--- design/flow/config.mk ---
export PLATFORM = sky130hd
export DESIGN_NAME = pipeline
export DESIGN_NICKNAME = pipeline
export VERILOG_FILES = /design/flow/design.v
export SDC_FILE = /design/flow/constraint.sdc
export NUM_CORES = 4
export LEC_CHECK = 0
export ABC_AREA = 1
export CAP_MARGIN = 25
export CELL_PAD_IN_SITES_GLOBAL_PLACEMENT = 1
export CORE_ASPECT_RATIO = 0.98
export CORE_MARGIN = 7
export CORE_UTILIZATION = 63
export CTS_CLUSTER_SIZE = 28
export GPL_ROUTABILITY_DRIVEN = 0
export GPL_TIMING_DRIVEN = 0
export MIN_ROUTING_LAYER = met2
export PLACE_DENSITY_LB_ADDON = 0.1
export SETUP_SLACK_MARGIN = 0.48
export SLEW_MARGIN = 40
export TNS_END_PERCENT = 10
--- design/flow/constraint.sdc ---
create_clock -name core_clock -period 3.14 [get_ports {clk}]
set_input_delay 0.6280 -clock core_clock [delete_from_list [all_inputs] [get_ports {clk}]]
set_output_delay 0.6280 -clock core_clock [all_outputs]
set_load 0.01 [all_outputs]
--- design/flow/design.v ---
module cordic_phase_shifter #(parameter DEPTH = 1, LOG2_PHASE_SCALE = 1)(
input clk,
input rst_n,
input signed [8:0] x_in,
input signed [8:0] y_in,
input signed [31:0] p,
output reg signed [8:0] x_out,
output reg signed [8:0] y_out,
output reg signed [31:0] phase_final
);
wire signed [31:0] atan_table [0:30];
   assign atan_table[0]  = 32'b00100000000000000000000000000000; 
   assign atan_table[1]  = 32'b00010010111001000000010100011101; 
   assign atan_table[2]  = 32'b00001001111110110011100001011011; 
   assign atan_table[3]  = 32'b00000101000100010001000111010100; 
   assign atan_table[4]  = 32'b00000010100010110000110101000011;
   assign atan_table[5]  = 32'b00000001010001011101011111100001;
   assign atan_table[6]  = 32'b00000000101000101111011000011110;
   assign atan_table[7]  = 32'b00000000010100010111110001010101;
   assign atan_table[8]  = 32'b00000000001010001011111001010011;
   assign atan_table[9]  = 32'b00000000000101000101111100101110;
   assign atan_table[10] = 32'b00000000000010100010111110011000;
   assign atan_table[11] = 32'b00000000000001010001011111001100;
   assign atan_table[12] = 32'b00000000000000101000101111100110;
   assign atan_table[13] = 32'b00000000000000010100010111110011;
   assign atan_table[14] = 32'b00000000000000001010001011111001;
   assign atan_table[15] = 32'b00000000000000000101000101111101;
   assign atan_table[16] = 32'b00000000000000000010100010111110;
   assign atan_table[17] = 32'b00000000000000000001010001011111;
   assign atan_table[18] = 32'b00000000000000000000101000101111;
   assign atan_table[19] = 32'b00000000000000000000010100011000;
   assign atan_table[20] = 32'b00000000000000000000001010001100;
   assign atan_table[21] = 32'b00000000000000000000000101000110;
   assign atan_table[22] = 32'b00000000000000000000000010100011;
   assign atan_table[23] = 32'b00000000000000000000000001010001;
   assign atan_table[24] = 32'b00000000000000000000000000101000;
   assign atan_table[25] = 32'b00000000000000000000000000010100;
   assign atan_table[26] = 32'b00000000000000000000000000001010;
   assign atan_table[27] = 32'b00000000000000000000000000000101;
   assign atan_table[28] = 32'b00000000000000000000000000000010;
   assign atan_table[29] = 32'b00000000000000000000000000000001;
   assign atan_table[30] = 32'b00000000000000000000000000000000;
reg signed [8:0] next_x_out, next_y_out;
reg signed [31:0] next_phase_final;
wire signed [31:0] atan_val;
always @(posedge clk) begin
    if (!rst_n) begin
        x_out <= x_in;
        y_out <= y_in;
        phase_final <= p;
    end 
    else begin
        x_out <= next_x_out;
        y_out <= next_y_out;
        phase_final <= next_phase_final;
    end
end
localparam [8:0] DEPTH_CASTED = DEPTH[8:0];
assign atan_val = atan_table[DEPTH_CASTED] >>> LOG2_PHASE_SCALE;
always @* begin
    next_x_out = x_in + (y_in >>> DEPTH_CASTED);
    next_y_out = y_in - (x_in >>> DEPTH_CASTED);
    next_phase_final = p + atan_val;
    if (p[31] == 1'b0) begin
        next_x_out = x_in - (y_in >>> DEPTH_CASTED);
        next_y_out = y_in + (x_in >>> DEPTH_CASTED);
        next_phase_final = p - atan_val;
    end
end
endmodule
module pipeline(
input clk,
input rst_n,
input signed [8:0] x_in,
input signed [8:0] y_in,
input signed [31:0] phase_in,
input in_valid,
output signed [8:0] x_out,
output signed [8:0] y_out,
output signed [31:0] phase_out,
output out_valid
);
    wire signed [8:0] x_stage [0:31];
    wire signed [8:0] y_stage [0:31];
    wire signed [31:0] phase_stage [0:31];
    assign x_stage[0] = x_in;
    assign y_stage[0] = y_in;
    assign phase_stage[0] = phase_in;
genvar i;
generate
        for (i = 0; i < 31; i = i + 1) begin : cordic_stages
            cordic_phase_shifter #(
                .DEPTH(i),
                .LOG2_PHASE_SCALE(0)
            ) stage_inst (
                .clk(clk),
                .rst_n(rst_n),
                .x_in(x_stage[i]),
                .y_in(y_stage[i]),
                .p(phase_stage[i]),
                .x_out(x_stage[i+1]),
                .y_out(y_stage[i+1]),
                .phase_final(phase_stage[i+1])
            );
        end
endgenerate
    reg [30:0] valid_stage;
    always @(posedge clk) begin
        if (!rst_n)
            valid_stage <= 31'd0;
        else
            valid_stage <= {valid_stage[29:0], in_valid};
    end
    assign out_valid = valid_stage[30];
    assign x_out = x_stage[31];
    assign y_out = y_stage[31];
    assign phase_out = phase_stage[31];
endmodule
--- design/flow/run.sh ---
#!/bin/bash
# the make line also repeats each setting of config.mk as NAME=value (left out here)
make -C /OpenROAD-flow-scripts/flow DESIGN_CONFIG=/design/flow/config.mk WORK_HOME=/design/flow/orfs CLKGATE_MAP_FILE= finish
==> impl.org, run 1 <==
#+TITLE: Physical design notes

** Die
- The floorplan has around 170 rows.
- Floorplan-stage core utilization :: between 60% and 70%
- DIE AREA :: approximately 220000 um2
- The floorplan step set the die height to 468 um.
- The die is between 400 and 500 um wide.
- Core ar. :: between 200000 and 250000 um2

** Yosys
- The number of different library cells used by synthesis comes to 39.
- Dominant synthesized flop cell :: sky130_fd_sc_hd__dfxtp_1
- In this run, the synthesized area fraction spent on and/or/nand/nor cells is recorded as ~37%.
- Complex Gates by Area :: approximately a tenth
- Counting every net in the synthesized netlist gives 23571.
- Count of yosys warnings during synthesis :: 32
- Adder and majority gate portion of the synthesized area :: between 10% and 20%
- Measured against the total synthesized area, the mux share comes to 0%.
- Post-synthesis share of cell area spent on xor and xnor gates :: under 10%
- Most used standard cell by instance count after synthesis :: sky130_fd_sc_hd__nand2_1
- Per Yosys stat, the portion of area used by sequential elements is about a quarter.
- Grouping non-sequential cells by family puts the most area in simple AND/OR/NAND/NOR gates.
- Area share, top type :: 24.2%
- Cell types with the highest counts after synthesis :: sky130_fd_sc_hd__nand2_1 (8563), sky130_fd_sc_hd__inv_1 (3345), sky130_fd_sc_hd__nand3_1 (1694)
- Per the post-synthesis stats, the area per cell is approximately 6 um2.
- Yosys reg bits :: 1581
- Cells after synthesis :: approximately 22000
- In this run the cell area of the synthesized design comes to ~130000 um2.
- The synthesized design contains 0 enable-type register cells.
- Cell accounting for the most synthesized area :: sky130_fd_sc_hd__nand2_1
- In the Yosys report the total cell count is 22047.
- After synthesis, the share of flip-flops with an asynchronous set or reset is 0%.
- Chip Area, Yosys :: 133000 um2
- Area contributors post-synth :: sky130_fd_sc_hd__nand2_1 (24%), sky130_fd_sc_hd__dfxtp_1 (24%), sky130_fd_sc_hd__ha_1 (13%), sky130_fd_sc_hd__inv_1 (9.5%), sky130_fd_sc_hd__nand3_1 (6.4%)

** Run status
- Run status :: stopped before the end
- The first error in the log reads "[ERROR FLW-0024] Place density exceeds 1.0 (current PLACE_DENSITY_LB_ADDON =  0.1). Please check if the value of  PLACE_DENSITY_LB_ADDON is between 0 and 0.99".
- The flow halted during global placement without I/O.
==> run 2, diff against run 1 <==
ABC_AREA = unset   (was 1)
CAP_MARGIN = 15   (was 25)
CELL_PAD_IN_SITES_GLOBAL_PLACEMENT = unset   (was 1)
CORE_ASPECT_RATIO = unset   (was 0.98)
CORE_MARGIN = 2   (was 7)
CORE_UTILIZATION = 72   (was 63)
CTS_CLUSTER_SIZE = unset   (was 28)
GPL_ROUTABILITY_DRIVEN = unset   (was 0)
GPL_TIMING_DRIVEN = unset   (was 0)
MIN_ROUTING_LAYER = unset   (was met2)
PLACE_DENSITY_LB_ADDON = unset   (was 0.1)
SETUP_SLACK_MARGIN = -0.06   (was 0.48)
SLEW_MARGIN = 30   (was 40)
TNS_END_PERCENT = unset   (was 10)
clock period = 2.81 ns   (was 3.14 ns; I/O delays follow)
==> impl.org, run 2 <==
#+TITLE: Physical design notes

** Yosys
- Cells after synthesis :: 12039 (was 22047)
- Most used standard cell by instance count after synthesis :: sky130_fd_sc_hd__dfxtp_1 (was sky130_fd_sc_hd__nand2_1)
- Complex Gates by Area :: 19.9% (was 9.85%)
- The net count of the mapped netlist came to 13563 (was 23571).
- The cell type contributing the most total cell area after synthesis is sky130_fd_sc_hd__dfxtp_1 (was sky130_fd_sc_hd__nand2_1).
- Mux cell area share :: 10.9% (was 0%)
- Post-synthesis simple-gate area fraction :: 10.1% (was 37.3%)
- Yosys reg bits :: 1581 (unchanged)
- Mean instance size in the synthesized netlist :: 9.15 um2 (was 6.02 um2)
- Post-synth EDFFs :: 0 (unchanged)
- The Yosys warning count came to 32 (unchanged).
- Chip Area, Yosys :: 110000 um2 (was 133000 um2)
- The prevailing logic family in the synthesized netlist is AND-OR/OR-AND gates (was simple AND/OR/NAND/NOR gates).
- The count of cell types in the netlist is 97 (was 39).
- Share of the yosys chip area belonging to registers :: 28.7% (was 23.8%)
- Area share, top type :: 28.7% (was 24.2%)
- The xor and xnor fraction of the mapped netlist area came to 9.84% (was 3.94%).
- Cell types with the highest counts after synthesis: sky130_fd_sc_hd__dfxtp_1 (1581), sky130_fd_sc_hd__ha_1 (1378), sky130_fd_sc_hd__a21oi_1 (1094) (was sky130_fd_sc_hd__nand2_1 (8563), sky130_fd_sc_hd__inv_1 (3345), sky130_fd_sc_hd__nand3_1 (1694)).
- Async set or reset register ratio after synthesis :: 0% (unchanged)
- Area contributors post-synth: sky130_fd_sc_hd__dfxtp_1 (29%), sky130_fd_sc_hd__ha_1 (16%), sky130_fd_sc_hd__mux2_2 (10%), sky130_fd_sc_hd__xnor2_1 (6.9%), sky130_fd_sc_hd__a21oi_1 (5.0%) (was sky130_fd_sc_hd__nand2_1 (24%), sky130_fd_sc_hd__dfxtp_1 (24%), sky130_fd_sc_hd__ha_1 (13%), sky130_fd_sc_hd__inv_1 (9.5%), sky130_fd_sc_hd__nand3_1 (6.4%)).
- Synthesized area :: 110000 um2 (was 133000 um2)
- Dominant synthesized flop cell :: sky130_fd_sc_hd__dfxtp_1 (unchanged)
- Yosys stat cell total :: 12039 (was 22047)
- Adder and majority gate portion of the synthesized area :: 17.3% (was 14.4%)

** CTS
- Hold Buf Count CTS :: 0
- Number of buffers created by CTS :: ~170
- # H-tree levels :: 4
- Maximum root-to-sink buffer count :: 3
- According to the CTS report, the clock sink count is 1581.
- The root buffer cell chosen for the clock tree is sky130_fd_sc_hd__clkbuf_16.

** Die
- Floorplan-stage core utilization :: 72.5% (was 63.5%)
- Core ar. :: 152000 um2 (was 209000 um2)
- DIE AREA :: 156000 um2 (was 224000 um2)
- roughly 100 I/O pins were placed.
- The row count was 143 (was 166).
- Die width :: 395 um (was 478 um)
- Die Span Y :: 395 um (was 468 um)

** Run status
- Error msg :: [ERROR GRT-0232] Routing congestion too high. Check the congestion heatmap in the GUI. (was [ERROR FLW-0024] Place density exceeds 1.0 (current PLACE_DENSITY_LB_ADDON =  0.1). Please check if the value of  PLACE_DENSITY_LB_ADDON is between 0 and 0.99.)
- The stage where the flow stopped is global routing (was global placement without I/O).
- Run status: stopped before the end (unchanged).

** Global route
- Total routing usage reported by global routing :: 115%
- For this run the aggregate overflow at the end of global routing stands at between 20000 and 30000.

** Placement
- Final weighted congestion in routability-driven placement :: 0.954
- Once placement completed, the tool counted placed cells totaling about 15000.
- Note, the detailed placer reported a final HPWL of ~220000 um.
- During placement, the flow inserted port buffers numbering between 100 and 150.
- Pre-CTS WS :: -800 ps
[run 2: through the flow]
| stage | util [%] | area [um2] | hold WS [ps] |
|---|---|---|---|
| 3_3_place_gp | 84.2 | 128000 | 311 |
| 2_1_floorplan | - | 113000 | 310 |
| 3_5_place_dp | 84.2 | 128000 | 312 |
| 4_1_cts | 92.2 | 140000 | 152 |
[run 2: repair_timing]
item,CTS
buffers inserted,278
resized,854
cloned,4
endpoints found under the setup margin,387
pin swaps,474
[run 2: routing by layer]
layer / track usage [%] / overflow
met1: 95.3 / 313
met2: 164 / 20660
met3: 84.1 / 330
met4: 123 / 3689
met5: 57.1 / 46
==> run 3, diff against run 2 <==
ABC_AREA = 1   (was unset)
CAP_MARGIN = 20   (was 15)
CORE_ASPECT_RATIO = 0.89   (was unset)
CORE_MARGIN = 6   (was 2)
CORE_UTILIZATION = 23   (was 72)
CTS_CLUSTER_SIZE = 39   (was unset)
GPL_TIMING_DRIVEN = 0   (was unset)
MIN_ROUTING_LAYER = met1   (was unset)
PLACE_DENSITY = 0.41   (was unset)
SETUP_SLACK_MARGIN = unset   (was -0.06)
SLEW_MARGIN = 25   (was 30)
TNS_END_PERCENT = 40   (was unset)
clock period = 5.17 ns   (was 2.81 ns; I/O delays follow)
==> impl.org, run 3 <==
#+TITLE: Flow metrics

** Run status
- Run status: no timing/DRC/antenna violations (was stopped before the end).

** Worst setup path
- The largest single stage delay on the critical path is around 900 ps.
- Origin of the worst setup path :: rst_n
- Worst-path maximum fanout :: 12
- The critical path is of the in -> reg type.
- Launch instance of the worst register-to-register path :: cordic_stages[2].stage_inst.phase_final[31]
- STA puts the critical path data arrival time at 5100 ps.
- The timing report lists the critical path depth as 9 cells.
- The setup check on the worst reg-to-reg path leaves a slack of approximately 1300 ps.
- Buf/Inv on CP :: 7
- The report puts the cell count of the worst reg-to-reg path at 11.
- CP Cell Sequence :: clkdlybuf4s50_1 > inv_2 > buf_4 > buf_6 > buf_4 > buf_2 > buf_2 > nand2_1 > nand2_1
- Per the timing report, the most critical flop-to-flop path finishes at cordic_stages[3].stage_inst.phase_final[31].
- Startpoint type of the worst setup path :: input port
- End of the critical path :: cordic_stages[2].stage_inst.phase_final[31]
- Worst path top cell family by delay :: buffers and inverters
- STA classifies the critical path endpoint as a flop.
- Worst EP required :: 6000 ps
- Slowest cell on crit path :: sky130_fd_sc_hd__buf_2

** Yosys
- The area fraction of the dominant cell type after synthesis came to 24.2% (was 28.7%).
- Chip Area, Yosys :: 133000 um2 (was 110000 um2)
- The cell type contributing the most total cell area after synthesis is sky130_fd_sc_hd__nand2_1 (was sky130_fd_sc_hd__dfxtp_1).
- The count of cell types in the netlist is 39 (was 97).
- The Yosys warning count is 32 (unchanged).
- The net count of the mapped netlist is 23571 (was 13563).
- Area contributors post-synth :: sky130_fd_sc_hd__nand2_1 (24%), sky130_fd_sc_hd__dfxtp_1 (24%), sky130_fd_sc_hd__ha_1 (13%), sky130_fd_sc_hd__inv_1 (9.5%), sky130_fd_sc_hd__nand3_1 (6.4%) (was sky130_fd_sc_hd__dfxtp_1 (29%), sky130_fd_sc_hd__ha_1 (16%), sky130_fd_sc_hd__mux2_2 (10%), sky130_fd_sc_hd__xnor2_1 (6.9%), sky130_fd_sc_hd__a21oi_1 (5.0%))
- Mux cell area share :: 0% (was 10.9%)
- Cells after synthesis :: 22047 (was 12039)
- The post-synthesis share of cell area spent on full adders, half adders and majority gates was 14.4% (was 17.3%).
- Post-synthesis simple-gate area fraction :: 37.3% (was 10.1%)
- The xor and xnor fraction of the mapped netlist area was 3.94% (was 9.84%).
- Dominant synthesized flop cell :: sky130_fd_sc_hd__dfxtp_1 (unchanged)
- The async set-or-reset flop fraction in the synthesized netlist is 0% (unchanged).
- The post-synthesis register bit count is 1581 (unchanged).
- The mapped cell area is 133000 um2 (was 110000 um2).
- Cell types with the highest counts after synthesis :: sky130_fd_sc_hd__nand2_1 (8563), sky130_fd_sc_hd__inv_1 (3345), sky130_fd_sc_hd__nand3_1 (1694) (was sky130_fd_sc_hd__dfxtp_1 (1581), sky130_fd_sc_hd__ha_1 (1378), sky130_fd_sc_hd__a21oi_1 (1094))
- The prevailing logic family in the synthesized netlist is simple AND/OR/NAND/NOR gates (was AND-OR/OR-AND gates).
- Share of the yosys chip area belonging to registers :: 23.8% (was 28.7%)
- Post-synth EDFFs :: 0 (unchanged)
- The area fraction in compound gates after synthesis is 9.85% (was 19.9%).
- The average footprint of a synthesized cell was 6.02 um2 (was 9.15 um2).
- The most used standard cell by instance count after synthesis is sky130_fd_sc_hd__nand2_1 (was sky130_fd_sc_hd__dfxtp_1).
- Yosys stat cell total :: 22047 (was 12039)

** Routing
- The routed layout has ~130k vias.
- In this run, the number of DRC markers left after iteration 0 of detailed routing was around 8900.
- Detailed-router iteration count before antenna repair :: 8
- DR vias/cell :: around 4.4
- TritonRoute output was used to compute an average wire per cell of about 17 um.
- Per the post-route antenna check, the number of violating nets is 0.
- Aggregate routed wire length :: ~510000 um
- # DRC :: 0

** CTS
- Root buffer cell :: sky130_fd_sc_hd__clkbuf_16 (unchanged)
- The CTS buffer count is 195 (was 171).
- As reported, the later end of the worst-skew pair has a clock insertion delay of around 940 ps.
- The quantity of gates resized following cts is 0 (was 854).
- The total setup buffers inserted after CTS is 0 (was 278).
- The clock tree buffer depth was 4 (was 3).
- TritonCTS built the clock tree.
- The clock net sink count came to 1581 (unchanged).
- The number of levels the H-tree was split into was 4 (unchanged).
- The total of hold buffers inserted after clock tree synthesis came to 0 (unchanged).
- On the reported timing paths, the clock transition at the registers reads 60 ps.

** Timing
- In this run the tightest slew margin relative to its limit is a little over a quarter.
- Least-Margin Pin Slew :: approximately 1100 ps
- Fmax :: around 230 MHz
- Counting I/O delays and the setup requirement, the final critical path takes between 4000 and 5000 ps.
- Smallest setup slack after layout :: about 900 ps
- Unrepaired setup endpoints after global routing :: false
- Share of the clock period used by the worst path :: between 80% and 90%
- Max Slew Vio Count :: 0
- Final Hold Violating Endpoints :: 0
- Worst Clk Skew :: roughly 46 ps
- Setup-violating endpoint count in the final report :: 0

** Die
- The row count was 262 (was 143).
- The area of the core came to 573000 um2 (was 152000 um2).
- Die width :: 817 um (was 395 um)
- The die area was 596000 um2 (was 156000 um2).
- The height of the die came to 729 um (was 395 um).
- Floorplan-stage core utilization :: 23.2% (was 72.5%)
- I/O Pins :: 104 (unchanged)

** Min path
- The path class of the tightest hold or removal check is reg -> reg.
- Worst Hold Depth :: 0
- Worst hold path startpoint :: cordic_stages[24].stage_inst.phase_final[0]
- Hold endpoint :: cordic_stages[25].stage_inst.phase_final[0]

** Flow run
- Across all stage logs, warnings added up to roughly 47.
- Across the run, the number of max-cap violations was 0.

** Global route
- Wire length of the first global-routing pass :: around 770000 um
- Entering global routing, the biggest net connects 32 pins.
- Remaining global-route overflow :: 0
- The number of global-route vias before repair came to 126551.
- Number of antenna violations at the first check in global routing :: 33
- Total routing usage reported by global routing :: ~16%

** Placement
- The post-place setup slack is -91.0 ps (was -800 ps).
- The half-perimeter wire length of the detailed placement result is 417000 um (was 220000 um).
- The quantity of I/O buffers inserted on ports came to 102 (was 103).
- The weighted congestion at the end of routability-driven global placement came to 0.876 (was 0.954).

** Finish
- Synthesis-to-finish area growth :: 13.4%
- Once layout is complete, the utilization of the core stands at 26.3%.
- Number of filler cells placed in the layout :: between 60000 and 70000
- At the end of the flow, the number of nets in the layout was approximately 24000.
[run 3: stage by stage]
stage	cells	TNS, ps	cell area, um2	hold slack (ps)
after floorplan	22047	0	133000	310
after global placement	29805	-7850	143000	311
after detailed placement	29818	-505	144000	312
after CTS	30175	0	151000	315
after global routing	30179	0	151000	329
final	30189	0	151000	308
[run 3: routing by layer]
metal	vias to the layer above	routed length (um)	GRT usage (%)
li1	70446	-	-
met4	2	11300	3.56
met1	60282	248000	22.6
met2	2235	233000	28.0
met5	-	13	0
met3	465	19500	1.49
[run 3: final cells by class]
class	instances	area, um2	share of cell area (%)
antenna	12	30.0	0.0199
buffer	341	1620	1.07
clock buffer	245	5420	3.60
clock inverter	112	1400	0.932
inverter	3349	12600	8.35
multi-input combinational	16776	87000	57.8
sequential	1581	31700	21.0
tap	7656	9580	6.36
timing repair buffer	117	1350	0.896
==> run 4, diff against run 3 <==
ABC_AREA = unset   (was 1)
CORE_ASPECT_RATIO = unset   (was 0.89)
CORE_MARGIN = 2   (was 6)
CORE_UTILIZATION = 71   (was 23)
CTS_CLUSTER_DIAMETER = 27   (was unset)
CTS_CLUSTER_SIZE = unset   (was 39)
GPL_TIMING_DRIVEN = unset   (was 0)
MIN_ROUTING_LAYER = unset   (was met1)
PLACE_DENSITY = unset   (was 0.41)
SETUP_SLACK_MARGIN = 0.84   (was unset)
SLEW_MARGIN = 20   (was 25)
TNS_END_PERCENT = unset   (was 40)
clock period = 8.01 ns   (was 5.17 ns; I/O delays follow)
==> impl.org, run 4 <==
#+TITLE: Flow metrics

** Routing
- # DRC :: 0 (unchanged)
- The mean routed wirelength per cell is 19.7 um (was 16.9 um).
- Detailed-router iteration count before antenna repair :: 6 (was 8)
- The number of diodes is 0 (was 12).
- The sum of routed wire length over all layers came to 287000 um (was 511000 um).
- DR vias/cell :: 6.24 (was 4.42)
- Antenna-violating nets left :: 0 (unchanged)
- Total vias in the final route :: 91069 (was 133430)
- The iteration-0 DRC count of the detailed router is 7080 (was 8901).

** Worst setup path
- Origin of the worst setup path :: cordic_stages[9].stage_inst.phase_final[31] (was rst_n)
- Slowest cell on crit path :: sky130_fd_sc_hd__dfxtp_1 (was sky130_fd_sc_hd__buf_2)
- The startpoint of the lowest-slack register-to-register path is cordic_stages[9].stage_inst.phase_final[31] (was cordic_stages[2].stage_inst.phase_final[31]).
- The highest cell delay on the worst timing path is 950 ps (was 900 ps).
- Worst EP required :: 8820 ps (was 6000 ps)
- Type of destination of the critical path :: flop (unchanged)
- Critical Path Stages :: 12 (was 9)
- Worst setup slack for register-to-register paths :: 3110 ps (was 1280 ps)
- End of the critical path :: cordic_stages[10].stage_inst.phase_final[31] (was cordic_stages[2].stage_inst.phase_final[31])
- The biggest fanout along the worst timing path was 20 (was 12).
- R2R depth :: 12 (was 11)
- The kind of critical path is reg -> reg (was in -> reg).
- The critical path buffer and inverter count was 1 (was 7).
- The terminus of the critical flop-to-flop path was cordic_stages[10].stage_inst.phase_final[31] (was cordic_stages[3].stage_inst.phase_final[31]).
- The type of element launching the critical path was a flop (was input port).
- The worst path arrival time is 5700 ps (was 5100 ps).
- CP Cell Sequence :: inv_1 > fa_1 > nor2b_1 > o21ai_1 > a21boi_0 > o21ai_0 > a2111oi_0 > o311ai_1 > a211o_1 > and2_1 > o311ai_1 > o21ai_0 (was clkdlybuf4s50_1 > inv_2 > buf_4 > buf_6 > buf_4 > buf_2 > buf_2 > nand2_1 > nand2_1)
- Worst path top cell family by delay :: AND-OR/OR-AND gates (was buffers and inverters)

** Die
- I/O Pins :: 104 (unchanged)
- The starting density of the core was 71.5% (was 23.2%).
- Core ar. :: 154000 um2 (was 573000 um2)
- The die area is 158000 um2 (was 596000 um2).
- Die Span Y :: 398 um (was 729 um)
- Number of rows in the core area :: 144 (was 262)
- Die width :: 398 um (was 817 um)

** Yosys
- The area fraction in compound gates after synthesis was 19.9% (was 9.85%).
- Post-synth EDFFs :: 0 (unchanged)
- The cell type contributing the most total cell area after synthesis is sky130_fd_sc_hd__dfxtp_1 (was sky130_fd_sc_hd__nand2_1).
- The xor and xnor fraction of the mapped netlist area was 9.84% (was 3.94%).
- Cells after synthesis :: 12039 (was 22047)
- Distinct cell type count of the synthesized netlist :: 97 (was 39)
- Post-synthesis simple-gate area fraction :: 10.1% (was 37.3%)
- Async set or reset register ratio after synthesis :: 0% (unchanged)
- Adder and majority gate portion of the synthesized area :: 17.3% (was 14.4%)
- Synthesized area :: 110000 um2 (was 133000 um2)
- Mean instance size in the synthesized netlist :: 9.15 um2 (was 6.02 um2)
- Dominant synthesized flop cell :: sky130_fd_sc_hd__dfxtp_1 (unchanged)
- The area fraction of the dominant cell type after synthesis was 28.7% (was 24.2%).
- Yosys reg bits :: 1581 (unchanged)
- The Yosys warning count came to 32 (unchanged).
- Mux cell area share :: 10.9% (was 0%)
- The cell count listed in synth_stat.txt came to 12039 (was 22047).
- Dominant kind of combinational cell :: AND-OR/OR-AND gates (was simple AND/OR/NAND/NOR gates)
- The area of the synthesized netlist per yosys stat was 110000 um2 (was 133000 um2).
- Area contributors post-synth :: sky130_fd_sc_hd__dfxtp_1 (29%), sky130_fd_sc_hd__ha_1 (16%), sky130_fd_sc_hd__mux2_2 (10%), sky130_fd_sc_hd__xnor2_1 (6.9%), sky130_fd_sc_hd__a21oi_1 (5.0%) (was sky130_fd_sc_hd__nand2_1 (24%), sky130_fd_sc_hd__dfxtp_1 (24%), sky130_fd_sc_hd__ha_1 (13%), sky130_fd_sc_hd__inv_1 (9.5%), sky130_fd_sc_hd__nand3_1 (6.4%))
- Share of the yosys chip area belonging to registers :: 28.7% (was 23.8%)
- Most used standard cell by instance count after synthesis :: sky130_fd_sc_hd__dfxtp_1 (was sky130_fd_sc_hd__nand2_1)
- The net count of the mapped netlist was 13563 (was 23571).
- Cell types with the highest counts after synthesis :: sky130_fd_sc_hd__dfxtp_1 (1581), sky130_fd_sc_hd__ha_1 (1378), sky130_fd_sc_hd__a21oi_1 (1094) (was sky130_fd_sc_hd__nand2_1 (8563), sky130_fd_sc_hd__inv_1 (3345), sky130_fd_sc_hd__nand3_1 (1694))

** Global route
- Via count of the first global-routing pass :: 91574 (was 126551)
- Total routing usage reported by global routing :: 35.1% (was 16.5%)
- The initial antenna violation count is 6 (was 33).
- The total global routing overflow came to 0 (unchanged).
- Wire length of the first global-routing pass :: 461000 um (was 765000 um)
- Largest net degree at the start of global routing :: 186 (was 32)

** Min path
- The worst hold path endpoint was cordic_stages[30].stage_inst.phase_final[28] (was cordic_stages[25].stage_inst.phase_final[0]).
- Path category of the worst min-delay check :: reg -> reg (unchanged)
- The startpoint of the tightest hold check path is cordic_stages[29].stage_inst.phase_final[28] (was cordic_stages[24].stage_inst.phase_final[0]).
- The number of cells on the worst hold path is 0 (unchanged).

** Timing
- The worst setup margin is 3110 ps (was 901 ps).
- The number of endpoints with negative hold slack in the final report came to 0 (unchanged).
- Unrepaired setup endpoints after global routing :: false (unchanged)
- The number of max-slew violations in the final report is 0 (unchanged).
- Worst-case headroom to the max-slew limit :: 16.8% (was 26.8%)
- The smallest clock period supported by the final layout is computed as 4900 ps.
- Setup-violating endpoint count in the final report :: 0 (unchanged)
- The flow reports an fmax of 204 MHz.
- Setup TNS :: 0 ps (unchanged)
- The measured slew at the worst slew-check pin was 1250 ps (was 1100 ps).
- The post-route clock skew was 53.5 ps (was 46.0 ps).
- The tightest hold margin is 323 ps (was 308 ps).
- The share of the clock period used by the worst path after layout was 61.1% (was 82.6%).

** CTS
- Number of clock sinks :: 1581 (unchanged)
- The clock tree buffer depth is 4 (unchanged).
- The total setup buffers inserted after CTS is 0 (unchanged).
- Root buffer cell :: sky130_fd_sc_hd__clkbuf_16 (unchanged)
- Number of resized instances in the post-cts repair step :: 0 (unchanged)
- The total of hold buffers inserted after clock tree synthesis came to 0 (unchanged).
- The clock tree from TritonCTS was yes (unchanged).
- # H-tree levels :: 5 (was 4)
- The post-CTS clock slew at the launch and capture registers of the worst setup and hold paths was 50 ps (was 60 ps).
- The CTS buffer count is 393 (was 195).
- The worst-skew pair later-pin latency is 970 ps (was 940 ps).

** Finish
- Synthesis-to-finish area growth :: 15.1% (was 13.4%)
- Final non-filler cell total :: 14587 (was 30189)
- Number of filler cells placed in the layout :: 9280 (was 65063)
- Fin area :: 127000 um2 (was 151000 um2)
- Number of nets in the finished design :: 13751 (was 23885)
- Final core utilization :: 82.3% (was 26.3%)

** Placement
- Post-Place Cells :: 13876 (was 29818)
- The quantity of I/O buffers inserted on ports came to 103 (was 102).
- Cell area reported after detailed placement :: 113000 um2 (was 144000 um2)
- The weighted congestion at the end of routability-driven global placement came to 0.959 (was 0.876).
- The post-place setup slack is 3270 ps (was -91.0 ps).
- HPWL after detailed placement :: 196000 um (was 417000 um)

** Run status
- Run status :: no timing/DRC/antenna violations (unchanged)

** Flow run
- The max-cap check violation count came to 0 (unchanged).
- Tool warnings :: 63 (was 47)
## run 4: layout make-up
class / instances / area [um2] / share of cell area [%]
multi-input combinational: 9529 / 75000 / 59.1
sequential: 1581 / 31700 / 25.0
clock buffer: 468 / 10700 / 8.40
clock inverter: 243 / 3330 / 2.63
tap: 2044 / 2560 / 2.02
inverter: 581 / 2190 / 1.73
timing repair buffer: 141 / 1420 / 1.12
## run 4: metal layers
| layer | up-vias | routed length [um] | global-route usage [%] |
|---|---|---|---|
| met3 | 706 | 18600 | 6.05 |
| li1 | 43982 | - | - |
| met2 | 2961 | 131000 | 57.2 |
| met1 | 43414 | 128000 | 46.2 |
| met4 | 6 | 9270 | 13.5 |
| met5 | - | 42 | 0 |
==> run 5, diff against run 4 <==
CORE_UTILIZATION = 66   (was 71)
CTS_CLUSTER_DIAMETER = unset   (was 27)
SETUP_SLACK_MARGIN = unset   (was 0.84)
clock period = 6.56 ns   (was 8.01 ns; I/O delays follow)
==> impl.org, run 5 <==
#+TITLE: Flow metrics

** Run status
- Run status :: no timing/DRC/antenna violations (unchanged)

** Worst setup path
- Type of destination of the critical path :: flop (unchanged)
- The register-to-register setup slack was 1590 ps (was 3110 ps).
- The highest cell delay on the worst timing path is 880 ps (was 950 ps).
- Startpoint type of the worst setup path :: flop (unchanged)
- The launching element of the worst setup path is cordic_stages[20].stage_inst.phase_final[31] (was cordic_stages[9].stage_inst.phase_final[31]).
- Crit path arrival time :: 5620 ps (was 5700 ps)
- Critical Path Stages :: 12 (unchanged)
- The biggest fanout along the worst timing path is 26 (was 20).
- The kind of cell adding the most delay to the critical path is AND-OR/OR-AND gates (unchanged).
- The terminus of the critical flop-to-flop path was cordic_stages[21].stage_inst.phase_final[29] (was cordic_stages[10].stage_inst.phase_final[31]).
- CP Cell Sequence :: inv_1 > ha_1 > a21o_1 > a21o_1 > a2111oi_0 > o41ai_1 > a31oi_1 > o41ai_2 > a41oi_1 > a21oi_1 > xnor2_1 > a21oi_1 (was inv_1 > fa_1 > nor2b_1 > o21ai_1 > a21boi_0 > o21ai_0 > a2111oi_0 > o311ai_1 > a211o_1 > and2_1 > o311ai_1 > o21ai_0)
- R2R depth :: 12 (unchanged)
- The standard cell with the maximum stage delay on the critical path is sky130_fd_sc_hd__dfxtp_1 (unchanged).
- Launch instance of the worst register-to-register path :: cordic_stages[20].stage_inst.phase_final[31] (was cordic_stages[9].stage_inst.phase_final[31])
- The data required time of the worst path came to 7210 ps (was 8820 ps).
- Critical path class :: reg -> reg (unchanged)
- Buf/Inv on CP :: 1 (unchanged)
- The capturing element of the worst setup path is cordic_stages[21].stage_inst.phase_final[29] (was cordic_stages[10].stage_inst.phase_final[31]).

** Finish
- The final cell utilization of the core is 71.9% (was 82.3%).
- Synthesis-to-finish area growth :: 7.99% (was 15.1%)
- Number of nets in the finished design :: 13532 (was 13751)

** Min path
- The path category of the worst min-delay check was reg -> reg (unchanged).
- Worst hold path startpoint :: cordic_stages[23].stage_inst.phase_final[2] (was cordic_stages[29].stage_inst.phase_final[28])
- Hold endpoint :: cordic_stages[24].stage_inst.phase_final[2] (was cordic_stages[30].stage_inst.phase_final[28])
- Worst Hold Depth :: 0 (unchanged)

** Timing
- Final Hold Violating Endpoints :: 0 (unchanged)
- The measured slew at the worst slew-check pin came to 1110 ps (was 1250 ps).
- The worst setup margin is 1590 ps (was 3110 ps).
- Max Slew Vio Count :: 0 (unchanged)
- The post-route clock skew is 31.1 ps (was 53.5 ps).
- Final Critical Period :: 4970 ps (was 4900 ps)
- Setup-violating endpoint count in the final report :: 0 (unchanged)
- Unrepaired setup endpoints after global routing :: false (unchanged)
- Minimum hold slack :: 326 ps (was 323 ps)
- Worst-case headroom to the max-slew limit :: 26.3% (was 16.8%)
- The maximum clock rate is 201 MHz (was 204 MHz).
- The share of the clock period used by the worst path after layout is 75.7% (was 61.1%).
- The accumulated negative setup slack was 0 ps (unchanged).

** CTS
- The quantity of gates resized following cts came to 0 (unchanged).
- The post-CTS clock slew at the launch and capture registers of the worst setup and hold paths came to 60 ps (was 50 ps).
- The clock tree from TritonCTS is yes (unchanged).
- Hold Buf Count CTS :: 0 (unchanged)
- The CTS buffer count is 173 (was 393).
- The number of levels the H-tree was split into was 4 (was 5).
- Maximum root-to-sink buffer count :: 3 (was 4)
- The total setup buffers inserted after CTS is 0 (unchanged).
- The worst-skew pair later-pin latency is 830 ps (was 970 ps).
- Number of clock sinks :: 1581 (unchanged)
- The master cell of the clock root buffer was sky130_fd_sc_hd__clkbuf_16 (unchanged).

** Yosys
- Chip Area, Yosys :: 110000 um2 (unchanged)
- Cell types with the highest counts after synthesis :: sky130_fd_sc_hd__dfxtp_1 (1581), sky130_fd_sc_hd__ha_1 (1378), sky130_fd_sc_hd__a21oi_1 (1094) (unchanged)
- The net count of the mapped netlist came to 13563 (unchanged).
- The async set-or-reset flop fraction in the synthesized netlist is 0% (unchanged).
- Yosys stat cell total :: 12039 (unchanged)
- The xor and xnor fraction of the mapped netlist area is 9.84% (unchanged).
- The main flop type after synthesis was sky130_fd_sc_hd__dfxtp_1 (unchanged).
- The mux share of post-synthesis cell area is 10.9% (unchanged).
- Share of the yosys chip area belonging to registers :: 28.7% (unchanged)
- Synthesized area :: 110000 um2 (unchanged)
- Post-synthesis simple-gate area fraction :: 10.1% (unchanged)
- Adder and majority gate portion of the synthesized area :: 17.3% (unchanged)
- Most used standard cell by instance count after synthesis :: sky130_fd_sc_hd__dfxtp_1 (unchanged)
- Complex Gates by Area :: 19.9% (unchanged)
- The number of instances in the synthesized netlist came to 12039 (unchanged).
- Mean instance size in the synthesized netlist :: 9.15 um2 (unchanged)
- Dominant kind of combinational cell :: AND-OR/OR-AND gates (unchanged)
- Count of yosys warnings during synthesis :: 32 (unchanged)
- Yosys reg bits :: 1581 (unchanged)
- Post-synth EDFFs :: 0 (unchanged)
- The count of cell types in the netlist is 97 (unchanged).
- The cell type contributing the most total cell area after synthesis is sky130_fd_sc_hd__dfxtp_1 (unchanged).
- The area fraction of the dominant cell type after synthesis is 28.7% (unchanged).
- Area contributors post-synth: sky130_fd_sc_hd__dfxtp_1 (29%), sky130_fd_sc_hd__ha_1 (16%), sky130_fd_sc_hd__mux2_2 (10%), sky130_fd_sc_hd__xnor2_1 (6.9%), sky130_fd_sc_hd__a21oi_1 (5.0%) (unchanged).

** Routing
- # DRC :: 0 (unchanged)
- Uppermost layer routed :: met5 (unchanged)
- Length of routed wiring on met1 :: 124000 um (was 128000 um)
- The total length of routed met3 wires came to 12100 um (was 18600 um).
- The iteration-0 DRC count of the detailed router is 5733 (was 7080).
- DR vias/cell :: 6.02 (was 6.24)
- The antenna violation net count after detailed routing came to 0 (unchanged).
- The sum of routed wire length over all layers is 257000 um (was 287000 um).
- Length of routed met2 wiring :: 115000 um (was 131000 um)
- The via count was 86337 (was 91069).
- Detailed-router iteration count before antenna repair :: 8 (was 6)
- Final routed wire length divided by cell count :: 17.9 um (was 19.7 um)

** Die
- Die width :: 412 um (was 398 um)
- Number of rows in the core area :: 149 (was 144)
- The number of top-level design ports is 104 (unchanged).
- The height of the die came to 412 um (was 398 um).
- The die area came to 170000 um2 (was 158000 um2).
- Core ar. :: 165000 um2 (was 154000 um2)
- Floorplan-stage core utilization :: 66.6% (was 71.5%)

** Global route
- The total global routing overflow came to 0 (unchanged).
- Total routing usage reported by global routing :: 29.3% (was 35.1%)
- The initial antenna violation count was 11 (was 6).
- Wire length of the first global-routing pass :: 417000 um (was 461000 um)
- Via count of the first global-routing pass :: 83651 (was 91574)
- Largest net degree at the start of global routing :: 194 (was 186)

** Placement
- The quantity of I/O buffers inserted on ports came to 103 (unchanged).
- The weighted congestion at the end of routability-driven global placement was 0.916 (was 0.959).
- The post-place setup slack is 1720 ps (was 3270 ps).
- HPWL after detailed placement :: 192000 um (was 196000 um)

** Flow run
- Tool warnings :: 67 (was 63)
- The max-cap check violation count is 0 (unchanged).
[run 5: area by class of cell]
cell class	count	area [um2]
antenna	2	5.00
clock buffer	237	5000
clock inverter	74	890
fill	12685	46500
inverter	581	2190
multi-input combinational	9529	75000
sequential	1581	31700
tap	2189	2740
timing repair buffer	142	1450
[run 5: per-stage QoR]
step	cell area, um2	cells
CTS	119000	14333
finish	119000	14335
global route	119000	14334
detailed placement	113000	14022
global placement	113000	14022
floorplan	110000	12039
[run 5: per-layer routing]
metal  up-vias  global-route usage, %
met3       380                   3.36
met2      1777                   47.1
met5         -                      0
met4         2                   7.82
met1     40837                   41.4
li1      43341                      -
==> run 6, diff against run 5 <==
CAP_MARGIN = 15   (was 20)
CORE_UTILIZATION = 72   (was 66)
CTS_CLUSTER_DIAMETER = 77   (was unset)
HOLD_SLACK_MARGIN = -0.06   (was unset)
SETUP_SLACK_MARGIN = 0.73   (was unset)
SLEW_MARGIN = 10   (was 20)
clock period = 2.94 ns   (was 6.56 ns; I/O delays follow)
==> impl.org, run 6 <==
#+TITLE: Physical design notes

** Run status
- Run status :: stopped before the end (was no timing/DRC/antenna violations)
- Stop stage :: global routing
- Error msg :: [ERROR GRT-0232] Routing congestion too high. Check the congestion heatmap in the GUI.

** Yosys
- The Yosys warning count is 32 (unchanged).
- The count of flip-flops with a built-in enable after synthesis was 0 (unchanged).
- Post-synthesis share of cell area spent on xor and xnor gates :: 9.84% (unchanged)
- The cell type contributing the most total cell area after synthesis is sky130_fd_sc_hd__dfxtp_1 (unchanged).
- Area contributors post-synth :: sky130_fd_sc_hd__dfxtp_1 (29%), sky130_fd_sc_hd__ha_1 (16%), sky130_fd_sc_hd__mux2_2 (10%), sky130_fd_sc_hd__xnor2_1 (6.9%), sky130_fd_sc_hd__a21oi_1 (5.0%) (unchanged)
- Cell types with the highest counts after synthesis :: sky130_fd_sc_hd__dfxtp_1 (1581), sky130_fd_sc_hd__ha_1 (1378), sky130_fd_sc_hd__a21oi_1 (1094) (unchanged)
- The post-synthesis share of cell area spent on and, or, nand and nor gates is 10.1% (unchanged).
- The net count of the mapped netlist was 13563 (unchanged).
- Async set or reset register ratio after synthesis :: 0% (unchanged)
- The prevailing logic family in the synthesized netlist is AND-OR/OR-AND gates (unchanged).
- The area of the synthesized netlist per yosys stat is 110000 um2 (unchanged).
- The average footprint of a synthesized cell was 9.15 um2 (unchanged).
- Adder and majority gate portion of the synthesized area :: 17.3% (unchanged)
- The cell count listed in synth_stat.txt was 12039 (unchanged).
- The mux share of post-synthesis cell area is 10.9% (unchanged).
- The mapped cell area is 110000 um2 (unchanged).
- Area share, top type :: 28.7% (unchanged)
- The main flop type after synthesis was sky130_fd_sc_hd__dfxtp_1 (unchanged).
- Cells after synthesis :: 12039 (unchanged)
- Yosys reg bits :: 1581 (unchanged)
- The area fraction in compound gates after synthesis was 19.9% (unchanged).
- The sequential element share of the synthesized area came to 28.7% (unchanged).
- The count of cell types in the netlist is 97 (unchanged).
- Most used standard cell by instance count after synthesis :: sky130_fd_sc_hd__dfxtp_1 (unchanged)

** CTS
- The CTS buffer count was 170 (was 173).
- Hold Buf Count CTS :: 0 (unchanged)
- Root buffer cell :: sky130_fd_sc_hd__clkbuf_16 (unchanged)
- The number of levels the H-tree was split into came to 4 (unchanged).
- The clock net sink count came to 1581 (unchanged).
- Maximum root-to-sink buffer count :: 3 (unchanged)

** Placement
- HPWL after detailed placement :: 209000 um (was 192000 um)
- Port-buffer cells :: 103 (unchanged)
- Post-Place Cells :: 14850 (was 14022)
- Final weighted congestion in routability-driven placement :: 0.935 (was 0.916)
- The post-place setup slack was -620 ps (was 1720 ps).

** Die
- Number of rows in the core area :: 143 (was 149)
- DIE AREA :: 156000 um2 (was 170000 um2)
- Die Span Y :: 395 um (was 412 um)
- The starting density of the core is 72.5% (was 66.6%).
- Die width :: 395 um (was 412 um)
- I/O Pins :: 104 (unchanged)
- The area of the core is 152000 um2 (was 165000 um2).

** Global route
- Remaining global-route overflow :: ~960
- The global routing report lists combined usage of all routing layers as between 80% and 90%.
## run 6: per-stage QoR
step	area, um2	setup TNS, ps
floorplan	114000	-29120
global placement	124000	-6630
detailed placement	124000	-16200
CTS	138000	-6830
## run 6: repair_timing
| action | in CTS |
|---|---|
| setup endpoints to repair | 993 |
| gates resized | 985 |
| gates cloned | 5 |
| setup buffers | 424 |
| pin swaps | 619 |
## run 6: layer usage
layer	track usage (%)	overflow
met5	33.6	6
met3	68.0	47
met1	80.1	14
met2	98.3	479
met4	88.2	410
==> run 7, diff against run 6 <==
ABC_AREA = 1   (was unset)
CAP_MARGIN = 20   (was 15)
CELL_PAD_IN_SITES_GLOBAL_PLACEMENT = 1   (was unset)
CORE_UTILIZATION = 40   (was 72)
CTS_CLUSTER_DIAMETER = 188   (was 77)
GPL_TIMING_DRIVEN = 0   (was unset)
HOLD_SLACK_MARGIN = unset   (was -0.06)
PLACE_DENSITY_LB_ADDON = 0.14   (was unset)
SETUP_SLACK_MARGIN = unset   (was 0.73)
SLEW_MARGIN = 5   (was 10)
TNS_END_PERCENT = 5   (was unset)
clock period = 10.0 ns   (was 2.94 ns; I/O delays follow)
==> impl.org, run 7 <==
#+TITLE: Flow metrics

** Run status
- Run status: no timing/DRC/antenna violations (was stopped before the end).

** Global route
- Wire length of the first global-routing pass :: about 710000 um
- Via count of the first global-routing pass :: ~130k
- Largest net degree at the start of global routing :: 32
- For this run the aggregate overflow at the end of global routing stands at 0.
- Summed over all routing layers, the global router reports a total usage of 26.4%.
- Number of antenna violations at the first check in global routing :: 26

** Yosys
- Cell types with the highest counts after synthesis :: sky130_fd_sc_hd__nand2_1 (8563), sky130_fd_sc_hd__inv_1 (3345), sky130_fd_sc_hd__nand3_1 (1694) (was sky130_fd_sc_hd__dfxtp_1 (1581), sky130_fd_sc_hd__ha_1 (1378), sky130_fd_sc_hd__a21oi_1 (1094))
- Yosys reg bits :: 1581 (unchanged)
- The mapped cell area is 133000 um2 (was 110000 um2).
- Share of the yosys chip area belonging to registers :: 23.8% (was 28.7%)
- The count of cell types in the netlist came to 39 (was 97).
- Dominant kind of combinational cell :: simple AND/OR/NAND/NOR gates (was AND-OR/OR-AND gates)
- The xor and xnor fraction of the mapped netlist area is 3.94% (was 9.84%).
- The post-synthesis share of cell area spent on and, or, nand and nor gates came to 37.3% (was 10.1%).
- The post-synthesis share of cell area spent on full adders, half adders and majority gates was 14.4% (was 17.3%).
- Area share, top type :: 24.2% (was 28.7%)
- Area contributors post-synth :: sky130_fd_sc_hd__nand2_1 (24%), sky130_fd_sc_hd__dfxtp_1 (24%), sky130_fd_sc_hd__ha_1 (13%), sky130_fd_sc_hd__inv_1 (9.5%), sky130_fd_sc_hd__nand3_1 (6.4%) (was sky130_fd_sc_hd__dfxtp_1 (29%), sky130_fd_sc_hd__ha_1 (16%), sky130_fd_sc_hd__mux2_2 (10%), sky130_fd_sc_hd__xnor2_1 (6.9%), sky130_fd_sc_hd__a21oi_1 (5.0%))
- Complex Gates by Area :: 9.85% (was 19.9%)
- The net count of the mapped netlist is 23571 (was 13563).
- The average footprint of a synthesized cell is 6.02 um2 (was 9.15 um2).
- Cell accounting for the most synthesized area :: sky130_fd_sc_hd__nand2_1 (was sky130_fd_sc_hd__dfxtp_1)
- Mux cell area share :: 0% (was 10.9%)
- The number of instances in the synthesized netlist is 22047 (was 12039).
- The most used standard cell by instance count after synthesis is sky130_fd_sc_hd__nand2_1 (was sky130_fd_sc_hd__dfxtp_1).
- The area of the synthesized netlist per yosys stat is 133000 um2 (was 110000 um2).
- Count of yosys warnings during synthesis :: 32 (unchanged)
- Async set or reset register ratio after synthesis :: 0% (unchanged)
- The count of flip-flops with a built-in enable after synthesis was 0 (unchanged).
- Yosys stat cell total :: 22047 (was 12039)
- Dominant synthesized flop cell :: sky130_fd_sc_hd__dfxtp_1 (unchanged)

** Worst setup path
- For the worst setup path, the data required time is roughly 11000 ps.
- Launch instance of the worst register-to-register path :: cordic_stages[3].stage_inst.phase_final[31]
- The timing report gives the worst reg2reg path a setup slack of ~5400 ps.
- The OpenROAD report gives the critical path a data arrival time of about 5500 ps.
- End of the critical path :: cordic_stages[2].stage_inst.phase_final[31]
- Type of destination of the critical path :: flop
- Crit path largest cell delay :: ~820 ps
- Worst r2r dst :: cordic_stages[4].stage_inst.phase_final[31]
- Slowest cell on crit path :: sky130_fd_sc_hd__buf_4
- Worst path top cell family by delay :: buffers and inverters
- Buf/Inv on CP :: 7
- STA classifies the critical path startpoint as an input port.
- Worst-path maximum fanout :: 10
- Measured in cells, the most critical reg-to-reg path has a length of 13.
- Critical Path Stages :: 9
- CP Cell Sequence :: clkdlybuf4s50_1 > inv_2 > buf_4 > buf_6 > buf_4 > buf_2 > buf_2 > nand2_1 > nand2_1
- The critical path is of the in -> reg type.
- Origin of the worst setup path :: rst_n

** Finish
- Multi-input gate area in the final layout :: about 87000 um2
- Final core utilization :: approximately 44%
- Summing all flip-flop and latch instances after layout gives between 30000 and 40000 um2.
- From synthesis to final layout, the design area changed by 10.4%.
- Number of nets in the finished design :: 23896
- Final non-filler cell total :: around 27000
- Fill cells in the final layout number about 36000.
- After routing the design area is 147000 um2.

** Die
- The die area came to 337000 um2 (was 156000 um2).
- Die width :: 580 um (was 395 um)
- The starting density of the core was 40.2% (was 72.5%).
- Number of rows in the core area :: 211 (was 143)
- Die Span Y :: 580 um (was 395 um)
- I/O Pins :: 104 (unchanged)
- Core ar. :: 330000 um2 (was 152000 um2)

** Routing
- After the first detailed-routing iteration, the DRC count stood at 9642.
- Total vias in the final route :: 133680
- The first TritonRoute pass finished after 6 iterations.
- Aggregate routed wire length :: between 400000 and 500000 um
- Per the detail_route report, DRC violations left total 0.
- Dividing the detail-routed via count by the number of cells gives around 5.0.
- After detailed routing, the average wire length per cell comes to approximately 17 um.
- The detail route stage leaves a number of antenna-violating nets equal to 0.

** Placement
- The quantity of I/O buffers inserted on ports was 102 (was 103).
- Cell area reported after detailed placement :: 139000 um2 (was 124000 um2)
- The weighted congestion at the end of routability-driven global placement is 0.902 (was 0.935).
- The number of placed instances with taps included was 26528 (was 14850).
- The post-place setup slack came to 4430 ps (was -620 ps).
- HPWL after detailed placement :: 370000 um (was 209000 um)

** CTS
- The total setup buffers inserted after CTS came to 0 (was 424).
- Insertion delay to the later sink of the worst-skew pair :: 930 ps
- Number of clock sinks :: 1581 (unchanged)
- The timing report gives the clock slew at the launch and capture registers of the worst setup and hold paths as approximately 60 ps.
- The quantity of gates resized following cts came to 0 (was 985).
- The total of hold buffers inserted after clock tree synthesis was 0 (unchanged).
- Root buffer cell :: sky130_fd_sc_hd__clkbuf_16 (unchanged)
- The number of levels the H-tree was split into was 4 (unchanged).
- TritonCTS built the clock tree.
- The clock tree buffer depth is 4 (was 3).
- Number of buffers created by CTS :: 203 (was 170)

** Timing
- Worst Clk Skew :: between 50 and 60 ps
- Per the timing report, the achievable frequency comes out to 215 MHz.
- Setup-violating endpoint count in the final report :: 0
- Unrepaired setup endpoints after global routing :: false
- Setup TNS :: 0 ps
- The final timing report lists a hold violation count of 0.
- Worst-case headroom to the max-slew limit :: between 15 and 20%
- Max-slew check failures listed in the final report amount to 0.
- Least-Margin Pin Slew :: about 1200 ps
- Smallest setup slack after layout :: about 5300 ps
- In the finished design, the share of the clock period the worst path needs comes to 46.5%.
- Final Critical Period :: 4650 ps

** Min path
- The worst hold path belongs to the class reg -> reg.
- Worst Hold Depth :: 0
- STA shows the worst min-delay path finishing at cordic_stages[24].stage_inst.phase_final[1].
- In this run the most critical hold path is launched from cordic_stages[23].stage_inst.phase_final[1].

** Flow run
- Number of max-cap violations :: 0
- Tool warnings :: ~47
==> run 7: per-stage QoR <==
stage                     hold slack, ps
after detailed placement             312
after CTS                            316
after global routing                 317
final                                320
after global placement               311
after floorplan                      310
==> run 7: layout make-up <==
cell class | instances | share of cell area [%]
Antenna cell | 8 | 0.0137
Buffer | 341 | 1.08
Clock buffer | 264 | 3.88
Clock inverter | 98 | 0.876
Inverter | 3349 | 8.57
Multi-Input combinational cell | 16776 | 59.3
Sequential cell | 1581 | 21.6
Tap cell | 4366 | 3.73
Timing Repair Buffer | 120 | 0.934
==> run 7: per-layer routing <==
metal  part of all wire [%]  wire [um]  GRT usage, %
met1                     50     226000          37.8
met2                     43     198000          42.8
met3                    4.8      22000          2.36
met4                    2.3      10400          5.79
met5                 0.0028         13             0
==> run 8, diff against run 7 <==
ABC_AREA = 0   (was 1)
CELL_PAD_IN_SITES_GLOBAL_PLACEMENT = unset   (was 1)
CORE_ASPECT_RATIO = 0.89   (was unset)
CORE_MARGIN = 6   (was 2)
CORE_UTILIZATION = 23   (was 40)
CTS_CLUSTER_DIAMETER = unset   (was 188)
CTS_CLUSTER_SIZE = 39   (was unset)
GPL_TIMING_DRIVEN = unset   (was 0)
MIN_ROUTING_LAYER = met1   (was unset)
PLACE_DENSITY = 0.41   (was unset)
PLACE_DENSITY_LB_ADDON = unset   (was 0.14)
SLEW_MARGIN = 25   (was 5)
TNS_END_PERCENT = unset   (was 5)
clock period = 4.63 ns   (was 10.0 ns; I/O delays follow)
==> impl.org, run 8 <==
#+TITLE: Flow metrics

** Min path
- Path category of the worst min-delay check :: reg -> reg (unchanged)
- Hold endpoint :: cordic_stages[10].stage_inst.phase_final[2] (was cordic_stages[24].stage_inst.phase_final[1])
- Worst hold path startpoint :: cordic_stages[9].stage_inst.phase_final[2] (was cordic_stages[23].stage_inst.phase_final[1])
- The number of cells on the worst hold path is 0 (unchanged).

** Timing
- The count of final setup violators was 0 (unchanged).
- The number of endpoints with negative hold slack in the final report came to 0 (unchanged).
- Fmax :: between 200 and 300 MHz
- Worst-case headroom to the max-slew limit :: 40.0% (was 19.6%)
- Max Slew Vio Count :: 0 (unchanged)
- Final Critical Period :: between 3000 and 4000 ps
- Unrepaired setup endpoints after global routing: false (unchanged).
- Worst Clk Skew :: 76.7 ps (was 50.5 ps)
- The accumulated negative setup slack is 0 ps (unchanged).
- Share of the clock period used by the worst path :: 86.2% (was 46.5%)
- The measured slew at the worst slew-check pin was 899 ps (was 1210 ps).

** Yosys
- The prevailing logic family in the synthesized netlist was AND-OR/OR-AND gates (was simple AND/OR/NAND/NOR gates).
- Share of the yosys chip area belonging to registers :: 28.7% (was 23.8%)
- The async set-or-reset flop fraction in the synthesized netlist was 0% (unchanged).
- The cell count listed in synth_stat.txt was 12039 (was 22047).
- Synthesized Nets :: 13563 (was 23571)
- Distinct cell type count of the synthesized netlist :: 97 (was 39)
- The post-synthesis register bit count is 1581 (unchanged).
- The number of instances in the synthesized netlist came to 12039 (was 22047).
- The area of the synthesized netlist per yosys stat was 110000 um2 (was 133000 um2).
- The count of flip-flops with a built-in enable after synthesis is 0 (unchanged).
- The mux share of post-synthesis cell area is 10.9% (was 0%).
- Cell accounting for the most synthesized area :: sky130_fd_sc_hd__dfxtp_1 (was sky130_fd_sc_hd__nand2_1)
- The mapped cell area came to 110000 um2 (was 133000 um2).
- The post-synthesis share of cell area spent on full adders, half adders and majority gates is 17.3% (was 14.4%).
- Complex Gates by Area :: 19.9% (was 9.85%)
- Dominant synthesized flop cell :: sky130_fd_sc_hd__dfxtp_1 (unchanged)
- Area contributors post-synth :: sky130_fd_sc_hd__dfxtp_1 (29%), sky130_fd_sc_hd__ha_1 (16%), sky130_fd_sc_hd__mux2_2 (10%), sky130_fd_sc_hd__xnor2_1 (6.9%), sky130_fd_sc_hd__a21oi_1 (5.0%) (was sky130_fd_sc_hd__nand2_1 (24%), sky130_fd_sc_hd__dfxtp_1 (24%), sky130_fd_sc_hd__ha_1 (13%), sky130_fd_sc_hd__inv_1 (9.5%), sky130_fd_sc_hd__nand3_1 (6.4%))
- Area share, top type :: 28.7% (was 24.2%)
- The average footprint of a synthesized cell came to 9.15 um2 (was 6.02 um2).
- The Yosys warning count was 32 (unchanged).
- Post-synthesis share of cell area spent on xor and xnor gates :: 9.84% (was 3.94%)
- Most used standard cell by instance count after synthesis :: sky130_fd_sc_hd__dfxtp_1 (was sky130_fd_sc_hd__nand2_1)
- Cell types with the highest counts after synthesis: sky130_fd_sc_hd__dfxtp_1 (1581), sky130_fd_sc_hd__ha_1 (1378), sky130_fd_sc_hd__a21oi_1 (1094) (was sky130_fd_sc_hd__nand2_1 (8563), sky130_fd_sc_hd__inv_1 (3345), sky130_fd_sc_hd__nand3_1 (1694)).
- The post-synthesis share of cell area spent on and, or, nand and nor gates came to 10.1% (was 37.3%).

** Routing
- Final routed wire length divided by cell count :: 14.9 um (was 17.0 um)
- The via count came to 82637 (was 133680).
- Met3 wirelength from detailed routing :: 8720 um (was 22000 um)
- DR vias/cell :: 4.43 (was 4.97)
- Detailed-router iteration count before antenna repair :: 5 (was 6)
- Length of routed wiring on met1 :: 138000 um (was 226000 um)
- The final routed DRC violation total is 0 (unchanged).
- The antenna violation net count after detailed routing is 0 (unchanged).
- The iteration-0 DRC count of the detailed router came to 3246 (was 9642).
- Aggregate routed wire length :: 278000 um (was 457000 um)
- Uppermost layer routed :: met5 (unchanged)
- Length of routed met2 wiring :: 124000 um (was 198000 um)

** Finish
- Number of filler cells placed in the layout :: 50848 (was 36160)
- The area growth from synthesis to layout is 14.3% (was 10.4%).
- Number of nets in the finished design :: 13629 (was 23896)
- The design area is 126000 um2 (was 147000 um2).

** CTS
- Maximum root-to-sink buffer count :: 4 (unchanged)
- The clock tree from TritonCTS is yes (unchanged).
- The number of levels the H-tree was split into is 4 (unchanged).
- Number of clock sinks :: 1581 (unchanged)
- Root buffer cell :: sky130_fd_sc_hd__clkbuf_16 (unchanged)
- Insertion delay to the later sink of the worst-skew pair :: 920 ps (was 930 ps)
- Clock transition at path regs :: 60 ps (about the same)
- The quantity of gates resized following cts was 0 (unchanged).
- Number of buffers created by CTS :: 200 (was 203)
- Hold Buf Count CTS :: 0 (unchanged)
- Setup fix buffers added after clock tree synthesis :: 0 (unchanged)

** Die
- The die area was 496000 um2 (was 337000 um2).
- Number of rows in the core area :: 239 (was 211)
- Core ar. :: 476000 um2 (was 330000 um2)
- The starting density of the core came to 23.1% (was 40.2%).
- Die width :: 745 um (was 580 um)
- The height of the die was 665 um (was 580 um).
- I/O Pins :: 104 (unchanged)

** Worst setup path
- The type of element launching the critical path is a flop (was input port).
- The capturing element type of the critical path is a flop (unchanged).
- Worst r2r dst :: cordic_stages[12].stage_inst.phase_final[31] (was cordic_stages[4].stage_inst.phase_final[31])
- By instance count, the cell type seen most on the critical path is sky130_fd_sc_hd__a21o_1.
- Critical Path Stages :: 12 (was 9)
- Slowest cell on crit path :: sky130_fd_sc_hd__o41ai_1 (was sky130_fd_sc_hd__buf_4)
- CP Cell Sequence: inv_1 > ha_1 > a21o_1 > a21o_1 > a2111oi_0 > o21bai_1 > nand3_1 > o21ai_1 > a31oi_1 > a311oi_1 > o21a_1 > o41ai_1 (was clkdlybuf4s50_1 > inv_2 > buf_4 > buf_6 > buf_4 > buf_2 > buf_2 > nand2_1 > nand2_1).
- The launching element of the worst setup path was cordic_stages[11].stage_inst.phase_final[31] (was rst_n).
- Launch instance of the worst register-to-register path :: cordic_stages[11].stage_inst.phase_final[31] (was cordic_stages[3].stage_inst.phase_final[31])
- The register-to-register setup slack came to 640 ps (was 5440 ps).
- The highest cell delay on the worst timing path is 590 ps (was 820 ps).
- Worst-path maximum fanout :: 5 (was 10)
- Worst path top cell family by delay :: AND-OR/OR-AND gates (was buffers and inverters)
- End of the critical path :: cordic_stages[12].stage_inst.phase_final[31] (was cordic_stages[2].stage_inst.phase_final[31])
- The worst path arrival time was 4670 ps (was 5470 ps).
- The number of cells traversed by the worst register-to-register path was 12 (was 13).
- The critical path buffer and inverter count is 1 (was 7).
- The data required time of the worst path was 5310 ps (was 10820 ps).
- The kind of critical path was reg -> reg (was in -> reg).

** Placement
- The quantity of I/O buffers inserted on ports came to 103 (was 102).
- Final weighted congestion in routability-driven placement :: 0.786 (was 0.902)
- The half-perimeter wire length of the detailed placement result is 211000 um (was 370000 um).
- The post-placement cell area is 119000 um2 (was 139000 um2).

** Global route
- Total routing usage reported by global routing :: 10.8% (was 26.4%)
- Largest net degree at the start of global routing :: 172 (was 32)
- The initial antenna violation count came to 11 (was 26).
- The number of global-route vias before repair came to 82357 (was 126067).
- The total global routing overflow was 0 (unchanged).
- Wire length of the first global-routing pass :: 448000 um (was 711000 um)

** Flow run
- Number of max-cap violations :: 0 (unchanged)
- Tool warnings :: 72 (was 47)

** Run status
- Run status :: no timing/DRC/antenna violations (unchanged)
run 8: per-stage QoR:
| step | instances | utilization, % | setup WS (ps) | hold WS, ps |
|---|---|---|---|---|
| after floorplan | 12039 | - | 522 | 310 |
| after global placement | 18288 | 24.9 | 364 | 311 |
| after detailed placement | 18288 | 24.9 | 402 | 312 |
| after CTS | 18649 | 26.4 | 401 | 321 |
| after global routing | 18651 | 26.4 | 334 | 330 |
| final | 18652 | 26.4 | 641 | 324 |
run 8: cell type report:
type,instances,area [um2],area share (%)
diodes,2,5.00,0.00398
inverters,581,2190,1.74
clock inverters,88,1250,0.992
repair buffers,212,2060,1.64
multi-input cells,9529,75000,59.6
flip-flops and latches,1581,31700,25.2
clock buffers,273,5690,4.52
well taps,6386,7990,6.35
run 8: routing by layer:
layer,vias to the layer above,track usage [%]
met5,-,0
met4,2,2.84
met3,390,1.49
met2,870,17.8
met1,37810,14.7
li1,43565,-
